==> flow/design.v <==
module CRC(
input           clk,         
input           rst_n,       
input  [23:0]   Din,         
input           valid,       
input  [15:0]   size,        
output [14:0]   checksum,    
output          done         
);
reg [5:0] shift_count;       
reg [5:0] limit;             
wire [1:0] extra;            
wire [4:0] offset;           
wire finish;                 
reg [15:0] crc;                                    
localparam [15:0] polynomial = 16'b1100010110011001;      
reg CS, NS;
parameter IDLE = 1'b0, FIND = 1'b1;
always @(posedge clk or negedge rst_n)
begin
 if(~rst_n)
  CS <= IDLE;
 else CS <= NS;
end
always @(posedge clk)
begin
 case(CS)
  IDLE:
  begin
   crc <= (valid) ? (Din >> offset) : 16'hffff;             
   shift_count <= 0;
  end
  FIND:
  begin
  if(crc[15] == 1'b0)                                              
  begin                                                            
   if(shift_count < offset)                                        
    crc <= {crc[14:0],Din[offset - (shift_count + 6'd1)]};            
   else crc <= crc << 1;
   shift_count <= shift_count + 6'd1;
  end
  else crc <= crc ^ polynomial;                                    
  end
 endcase
end
always @(*)
begin
 limit = 6'd15 + offset;
 case(CS)
  IDLE:
  begin
   if(valid)
    NS = FIND;
   else NS = IDLE;
  end
  FIND:
  begin
   if(finish)
    NS = IDLE;
   else NS = FIND;
  end
  default: NS = IDLE;
 endcase
end
assign extra = size[2:0] - 3'd2;
assign offset = {extra, 3'b000};
assign finish = ((shift_count == limit) && (crc[15] == 1'b0)) ? 1'b1 : 1'b0;
assign done = (CS == FIND) && finish;
assign checksum = crc[14:0];
endmodule
==> flow/config.mk <==
export PLATFORM = sky130hd
export DESIGN_NAME = CRC
export DESIGN_NICKNAME = CRC
export VERILOG_FILES = /design/flow/design.v
export SDC_FILE = /design/flow/constraint.sdc
export NUM_CORES = 4
export LEC_CHECK = 0
export CAP_MARGIN = 20
export CORE_ASPECT_RATIO = 0.5
export CORE_MARGIN = 2
export CORE_UTILIZATION = 35
export CTS_CLUSTER_DIAMETER = 383
export CTS_CLUSTER_SIZE = 98
export GPL_ROUTABILITY_DRIVEN = 0
export HOLD_SLACK_MARGIN = -0.08
export SETUP_SLACK_MARGIN = -0.48
export SLEW_MARGIN = 20
export TNS_END_PERCENT = 10
==> flow/constraint.sdc <==
create_clock -name core_clock -period 5.5 [get_ports {clk}]
set_input_delay 1.1000 -clock core_clock [delete_from_list [all_inputs] [get_ports {clk}]]
set_output_delay 1.1000 -clock core_clock [all_outputs]
set_load 0.01 [all_outputs]
run.sh (not shown) runs the stock make flow with config.mk's settings and CLKGATE_MAP_FILE=.
Next try:
- CORE_MARGIN: 2 -> 8
- CORE_UTILIZATION: 35 -> 65
- CTS_CLUSTER_DIAMETER: 383 -> 270
- CTS_CLUSTER_SIZE: 98 -> 99
- HOLD_SLACK_MARGIN: -0.08 -> not set
- SETUP_SLACK_MARGIN: -0.48 -> not set
- TNS_END_PERCENT: 10 -> 15
Result:
- wire length rose by 5.1%
- setup slack is worse by 0.011 ns
- sequential cell count is unchanged
- clock power hardly moves
- cell area falls by 2.2%
- final cell count goes down by 12%
- clock-buffer cell count does not change
- combinational power goes up by about 2%
- power is higher by 1.5%
Next try:
- ABC_AREA: not set -> 1
- CORE_ASPECT_RATIO: 0.5 -> not set
- CORE_MARGIN: 8 -> 2
- CORE_UTILIZATION: 65 -> 72
- CTS_CLUSTER_DIAMETER: 270 -> 383
- CTS_CLUSTER_SIZE: 99 -> 98
- GPL_ROUTABILITY_DRIVEN: 0 -> not set
- TNS_END_PERCENT: 15 -> not set
- clock period: 5.5 -> 2.07 ns (I/O delays scaled with it)
The new run never finished: it broke off in 5_1_grt (DPL-0038).
Synthesized cell count grows by 42%.
Die size shrinks by 37%.
Synthesized area grows by 3.7%.

---

== run 1 ==
// CRC: RTL as listed in full above, without the edits since
clock: 3.76 ns
lec_check: 0
abc_area: 1
cap_margin: 20
cell_pad_in_sites_detail_placement: 2
core_margin: 6
core_utilization: 39
cts_cluster_diameter: 163
cts_cluster_size: 38
gpl_timing_driven: 1
hold_slack_margin: 0.06
max_routing_layer: met4
min_routing_layer: met2
place_density_lb_addon: 0.21
slew_margin: 40
tns_end_percent: 95
Here is what was changed in the inputs of run 2 compared with run 1.
Settings: MAX_ROUTING_LAYER removed (was met4); GPL_ROUTABILITY_DRIVEN newly set to 1; PLACE_DENSITY_LB_ADDON changed from 0.21 to 0.2; MIN_ROUTING_LAYER removed (was met2); ABC_AREA removed (was 1); CELL_PAD_IN_SITES_DETAIL_PLACEMENT removed (was 2); SLEW_MARGIN changed from 40 to 20; GPL_TIMING_DRIVEN removed (was 1); CTS_CLUSTER_DIAMETER removed (was 163); CTS_CLUSTER_SIZE removed (was 38); TNS_END_PERCENT changed from 95 to 70; CORE_MARGIN changed from 6 to 2; HOLD_SLACK_MARGIN removed (was 0.06); CORE_UTILIZATION changed from 39 to 44; the clock period (ns, I/O delays scaled along) changed from 3.76 to 6.44.
### Flow results
- The number of cells on the critical path number comes out lower for run 2 vs run 1.
- The multi-input combinational area share of run 2 is higher than that of run 1.
- Compared with run 1, in run 2 clock-buffer cell count lower; maximum number of pins on one net before global-route repair higher.
- From run 1 to run 2 the numbers moved as follows: power shrank by 1.3 mW, average detailed-routed wire length per instance lower.
- Compared with run 1, run 2 has extra setup slack.
- Of run 1 and run 2, the run reporting the lower sequential cell area fraction in the yosys report was run 1.
- Floorplan die area sits lower in run 2 than in run 1.
- Worst-case register-to-register setup slack: run 2 vs run 1 up 2500 ps
- Looking at combinational fraction of design power across run 1 and run 2, the one that comes out lower is run 2.
--- input diff run 2..run 3 ---
Settings: TNS_END_PERCENT removed (was 70); PLACE_DENSITY_LB_ADDON changed from 0.2 to 0.1; MAX_ROUTING_LAYER newly set to met4; GPL_ROUTABILITY_DRIVEN changed from 1 to 0; SLEW_MARGIN changed from 20 to 25; CTS_CLUSTER_SIZE newly set to 46; CORE_UTILIZATION changed from 44 to 42; CORE_MARGIN changed from 2 to 7; the clock period (ns, I/O delays scaled along) changed from 6.44 to 5.5.
Results
Run 3 completed; timing, DRC and antenna clean
From run 2 to run 3 the numbers moved as follows: total wirelength of the detailed-routed design rose 200 um; part of the power in combinational logic about even; number of placed instances, taps included about even; chip area went up by 37%.
Delta (run 3 minus run 2): met2 routing resource usage after global routing down 11 points; sum of internal, switching and leakage power up about 17%.
What run 4 does differently from run 3 at the input level:
Settings: a change of CORE_MARGIN from 7 to 2; a change of CORE_UTILIZATION from 42 to 40; a deleted GPL_ROUTABILITY_DRIVEN that had been 0; a change of SLEW_MARGIN from 25 to 20; a deleted MAX_ROUTING_LAYER that had been met4.
### Flow results
From run 3 to run 4 the numbers moved as follows: clock-net power has remained practically unchanged, final-layout clock-cell area share has remained practically unchanged, power has decreased. Of run 3 and run 4, the run reporting the lower cell count after placement was run 3. Having completed the whole flow, run 4 delivered a layout that passed the timing, design-rule and antenna checks. In the reports for run 3 and run 4, the smaller number of cells on the critical path belongs to run 4. Of run 3 and run 4, run 3 shows the lower clock group share of total power, with run 4 above it. Relative to run 3, hold slack decreased by 13 ps in run 4. In run 4, worst setup slack is higher than in run 3.
Power figures rest on the tool's default switching activity, not on a simulated workload.
